// fir_filter
module fir_filter
#(
    parameter NUM_ELEMENTS = 7
)
(
    input clk,
    input rst,
    input [ 7 : 0 ] weight_data,
    input [ 2 : 0 ] weight_idx,
    input weight_valid,
    output weight_ready,
    input [ 7 : 0 ] input_data,
    input input_valid,
    output input_ready,
    output [ 15 : 0 ] output_data,
    input output_ready,
    output output_valid
);
clock: 6.55 ns
lec_check: 0
cap_margin: 20
cell_pad_in_sites_global_placement: 2
core_aspect_ratio: 1.41
core_margin: 2
core_utilization: 43
cts_cluster_diameter: 152
gpl_routability_driven: 0
hold_slack_margin: -0.01
max_routing_layer: met4
min_routing_layer: met2
setup_slack_margin: 1.75
slew_margin: 0
tns_end_percent: 40
run.sh (not shown) runs the stock make flow with config.mk's settings and CLKGATE_MAP_FILE=.
The first run finished but fails on setup timing.
Rerun with:
- CELL_PAD_IN_SITES_GLOBAL_PLACEMENT: 2 -> default
- CORE_ASPECT_RATIO: 1.41 -> default
- CORE_UTILIZATION: 43 -> 72
- CTS_CLUSTER_DIAMETER: 152 -> 40
- GPL_ROUTABILITY_DRIVEN: 0 -> default
- HOLD_SLACK_MARGIN: -0.01 -> default
- MIN_ROUTING_LAYER: met2 -> default
- SETUP_SLACK_MARGIN: 1.75 -> -0.49
- SLEW_MARGIN: 0 -> 20
- TNS_END_PERCENT: 40 -> default
- clock period: 6.55 -> 8.1 ns (I/O delays scaled with it)
Result: The changed run reached the layout checks and failed them: setup timing. Critical path depth is lower by 2. Worst setup slack is better by 0.87 ns. Sequential power falls by 20%. Synthesized cell count is unchanged.
Rerun with:
- CORE_UTILIZATION: 72 -> 64
- CTS_CLUSTER_DIAMETER: 40 -> default
- MAX_ROUTING_LAYER: met4 -> default
- SETUP_SLACK_MARGIN: -0.49 -> default
- TNS_END_PERCENT: default -> 5
- clock period: 8.1 -> 9.99 ns (I/O delays scaled with it)
Result: With this change the flow finished with timing, DRC and antenna clean; worst setup slack gets better by 1.6 ns; routed wire length goes down by 2.5%; cell area drops by 6.0%; non-clock buffer count goes down by 148; sequential cell count does not change; die size climbs by about 12%; register-to-register slack gets better by 2.0 ns; first-iteration DRC count decreases by 27%; clock-buffer cell count is unchanged; worst hold slack gets worse by 0.017 ns.
Rerun with:
- CORE_UTILIZATION: 64 -> 66
- CTS_CLUSTER_DIAMETER: default -> 258
- CTS_CLUSTER_SIZE: default -> 98
- TNS_END_PERCENT: 5 -> default
- clock period: 9.99 -> 13.0 ns (I/O delays scaled with it)
=>
- utilization came out higher by 0.78 points
- power came out lower by a quarter to a third
- sequential share of layout area came out higher by 0.24 points

* * *

JK:
fir_filter again, from the RTL that the note above started with.
clock: 13.8 ns
lec_check: 0
cap_margin: 20
core_aspect_ratio: 1.43
core_margin: 2
core_utilization: 57
cts_cluster_diameter: 261
cts_cluster_size: 88
gpl_timing_driven: 1
hold_slack_margin: -0.02
min_routing_layer: met1
place_density_lb_addon: 0.25
slew_margin: 20
#### Input delta (MS over JK)
Settings: a change of CTS_CLUSTER_DIAMETER from 261 to 244; a deleted HOLD_SLACK_MARGIN that had been -0.02; a deleted MIN_ROUTING_LAYER that had been met1; a deleted CORE_ASPECT_RATIO that had been 1.43; a deleted PLACE_DENSITY_LB_ADDON that had been 0.25; a change of CTS_CLUSTER_SIZE from 88 to 93; a change of CORE_UTILIZATION from 57 to 50; a deleted GPL_TIMING_DRIVEN that had been 1; a change of the clock period (ns, I/O delays scaled along) from 13.8 to 11.2.
Notes after the runs:
- On power in combinational cells, the higher figure sits with MS, not JK.
- MS vs JK — vertical extent of the die dropped 11%.
- Cmp MS vs JK: hold slack lower in MS
- [compare] base=JK new=MS: total cell area at the placement stage grew by 100 um2; number of nets in the layout now sits at about the same level; non-clock buffer count has increased.
- Largest driver fanout on the critical path: higher on JK
- Summary of MS over JK: adder and majority cell fraction of the synthesized area was more or less identical; setup slack of the critical path after layout went down by 2050 ps.
- From JK to MS, synthesized area did not move at all.
- | maximum number of pins on one net before global-route repair | MS vs JK | 22 lower |
The inputs of AL differ from those of MS as listed below.
Settings: CORE_UTILIZATION: 50 -> 40; CTS_CLUSTER_DIAMETER: 244 -> unset; CTS_CLUSTER_SIZE: 93 -> unset; the clock period (ns, I/O delays scaled along): 11.2 -> 13.0.
==> comparison <==
- | global-route usage | lower: AL |
- Compared to MS, AL has post-route fraction of the period consumed by the critical path 9.9 points lower.
- In AL, sequential power is lower than in MS.
- On non-clock buffer instance count of the final layout: between AL and MS, it ends up lower for AL.
- NOTE: maximum net fanout on the critical path in AL exceeds that of MS
- Higher worst setup slack goes to AL over MS.
Input changes introduced in TR (baseline for comparison: AL):
Settings: CTS_CLUSTER_SIZE now 26, previously not set; TNS_END_PERCENT now 5, previously not set; ABC_AREA now 1, previously not set; CORE_ASPECT_RATIO now 0.76, previously not set; CTS_CLUSTER_DIAMETER now 393, previously not set.
[summary]
Sequential power: TR and AL compared, lower one is AL. TR: no failed stages, no open violations at the end. TR against AL: clock transition at the register clock pins on the worst setup and hold paths after CTS now sits at about the same level, arrival time at the worst endpoint saw a decrease.

* * *

Setup of willow:
Starting RTL as in the previous note.
export LEC_CHECK = 0
export ABC_AREA = 0
export CAP_MARGIN = 20
export CELL_PAD_IN_SITES_GLOBAL_PLACEMENT = 0
export CORE_ASPECT_RATIO = 1.22
export CORE_MARGIN = 2
export CORE_UTILIZATION = 72
export CTS_CLUSTER_DIAMETER = 87
export CTS_CLUSTER_SIZE = 79
export GPL_ROUTABILITY_DRIVEN = 1
export GPL_TIMING_DRIVEN = 1
export MIN_ROUTING_LAYER = met1
export PLACE_DENSITY = 0.35
export SETUP_SLACK_MARGIN = 2.35
export SLEW_MARGIN = 20
export TNS_END_PERCENT = 100
create_clock -name core_clock -period 7.86 [get_ports {clk}]
willow finished all stages; however, its layout fails the closing checks, the failures being setup timing.
Input-level comparison between harbor and willow:
Settings: CTS_CLUSTER_DIAMETER: 87 -> 400; GPL_ROUTABILITY_DRIVEN: 1 -> unset; MIN_ROUTING_LAYER: met1 -> unset; GPL_TIMING_DRIVEN: 1 -> unset; CELL_PAD_IN_SITES_GLOBAL_PLACEMENT: 0 -> unset; CORE_ASPECT_RATIO: 1.22 -> unset; PLACE_DENSITY: 0.35 -> unset; SETUP_SLACK_MARGIN: 2.35 -> unset; ABC_AREA: 0 -> 1; TNS_END_PERCENT: 100 -> unset; CTS_CLUSTER_SIZE: 79 -> 98; the clock period (ns, I/O delays scaled along): 7.86 -> 8.78.
[summary]
No crash in harbor: every stage finished, but the layout fails its final checks due to setup timing. Final cell count: harbor vs willow up 430. Between harbor and willow, it is harbor whose hold slack is lower, by 0.13 ns. Compare harbor and willow | register share of the cell area higher: willow. Power in sequential cells, harbor and willow: larger value in willow. Comparing number of global-route vias before repair for harbor and willow, the smaller number came from willow. Re layout overhead on the synthesized area: harbor and willow aren't equal, and the lower value belongs to harbor. Compared with willow, harbor shows a first-iteration DRC count that is about 20% higher.
Changes in zinc relative to harbor:
Settings: CORE_UTILIZATION now 71, was 72; CTS_CLUSTER_SIZE no longer set, was 98; ABC_AREA no longer set, was 1; CTS_CLUSTER_DIAMETER now 221, was 400; the clock period (ns, I/O delays scaled along) now 10.5, was 8.78.
### Flow results
harbor and zinc: one clean run, zinc; the rest did not finish clean. Comparing harbor and zinc, global-route wire length before repair is higher on harbor. Changes observed in zinc relative to harbor: number of logic stages on the critical path including buffering decreased by 2 relative to the old numbers, net switching power figure decreased by 0.0011 W relative to the old numbers, final-report setup violation count decreased by 10 relative to the old numbers. Detailed-routing iteration count for the pre-antenna-repair pass delta for zinc relative to harbor: 1 lower. Going from harbor to zinc, sequential share of cell area grows by 1.7 points. On total power draw, zinc does better than harbor. In the metrics for harbor and zinc, the one carrying the higher total number of tap cells is harbor.
### zinc -> juniper
Settings: putting SETUP_SLACK_MARGIN at 2.89 where nothing was set; swapping 71 for 40 in CORE_UTILIZATION; clearing CTS_CLUSTER_DIAMETER, which used to be 221; swapping 10.5 for 11.4 in the clock period (ns, I/O delays scaled along).
--- outcome ---
Looking at global-route usage over all layers, juniper sits 15 points below zinc. Re multi-input gate area in the final layout: zinc and juniper aren't equal, and the higher value belongs to juniper. In juniper the required arrival time at the worst endpoint turned out 0.72 ns higher than in zinc. According to the power report, total power for juniper is lower than for zinc. Combinational power was higher in juniper than in zinc. Compared with zinc, juniper shows a lower slew at the pin closest to its max-slew limit. juniper falls short of zinc in summed area of non-filler cells in the final layout.
diff inputs: juniper => raven
Settings: removing SETUP_SLACK_MARGIN (formerly 2.89); changing CORE_UTILIZATION from 40 to 20.
--- outcome ---
juniper -> raven: vertical die size increased by more than a quarter. Min overall power of the completed layout across juniper and raven: raven. Between raven and juniper, the clock network latency to the later pin of the worst-skew pair does not differ in any meaningful way. Run comparison: juniper highest layer used for signal routing met4; raven highest layer used for signal routing met5. Of juniper and raven, juniper shows the lower wire length of the first global-routing pass, with raven above it. Taking juniper as the reference point, the count of instances resized after the clock tree is built of raven falls by 114. raven vs. juniper: net count of the finished layout decreased 60, design area flat, final standard cell utilization of the core shows a reduction of 23 points.
For sierra, these inputs were changed with respect to raven:
Settings: an added SETUP_SLACK_MARGIN of 3.51; a change of CORE_UTILIZATION from 20 to 40; an added HOLD_SLACK_MARGIN of 0.03; a change of the clock period (ns, I/O delays scaled along) from 11.4 to 13.0.
- In the metrics for sierra and raven, the one carrying the higher iteration count of the initial detailed-routing pass is sierra.
- For sierra, the capturing instance or port of the critical path was output_data[14], unlike raven, where it was output_data[15].
- sierra vs raven on critical path required time: sierra is the higher one.
- Going from raven to sierra, chip area decreased by about 50% relative to the old numbers; total design power decreased by 6.5% relative to the old numbers; worst path arrival time decreased by 1.14 ns relative to the old numbers; wire length of the first global-routing pass decreased by 700 um relative to the old numbers; post-detailed-route via-to-cell ratio increased by 1.0 relative to the old numbers.
- Taking raven as 1.0, sierra lands at 0.846 on pin count of the biggest net entering global routing.
- Clock buffer count: sierra vs raven up 1
Power and IR drop assume default switching activity.
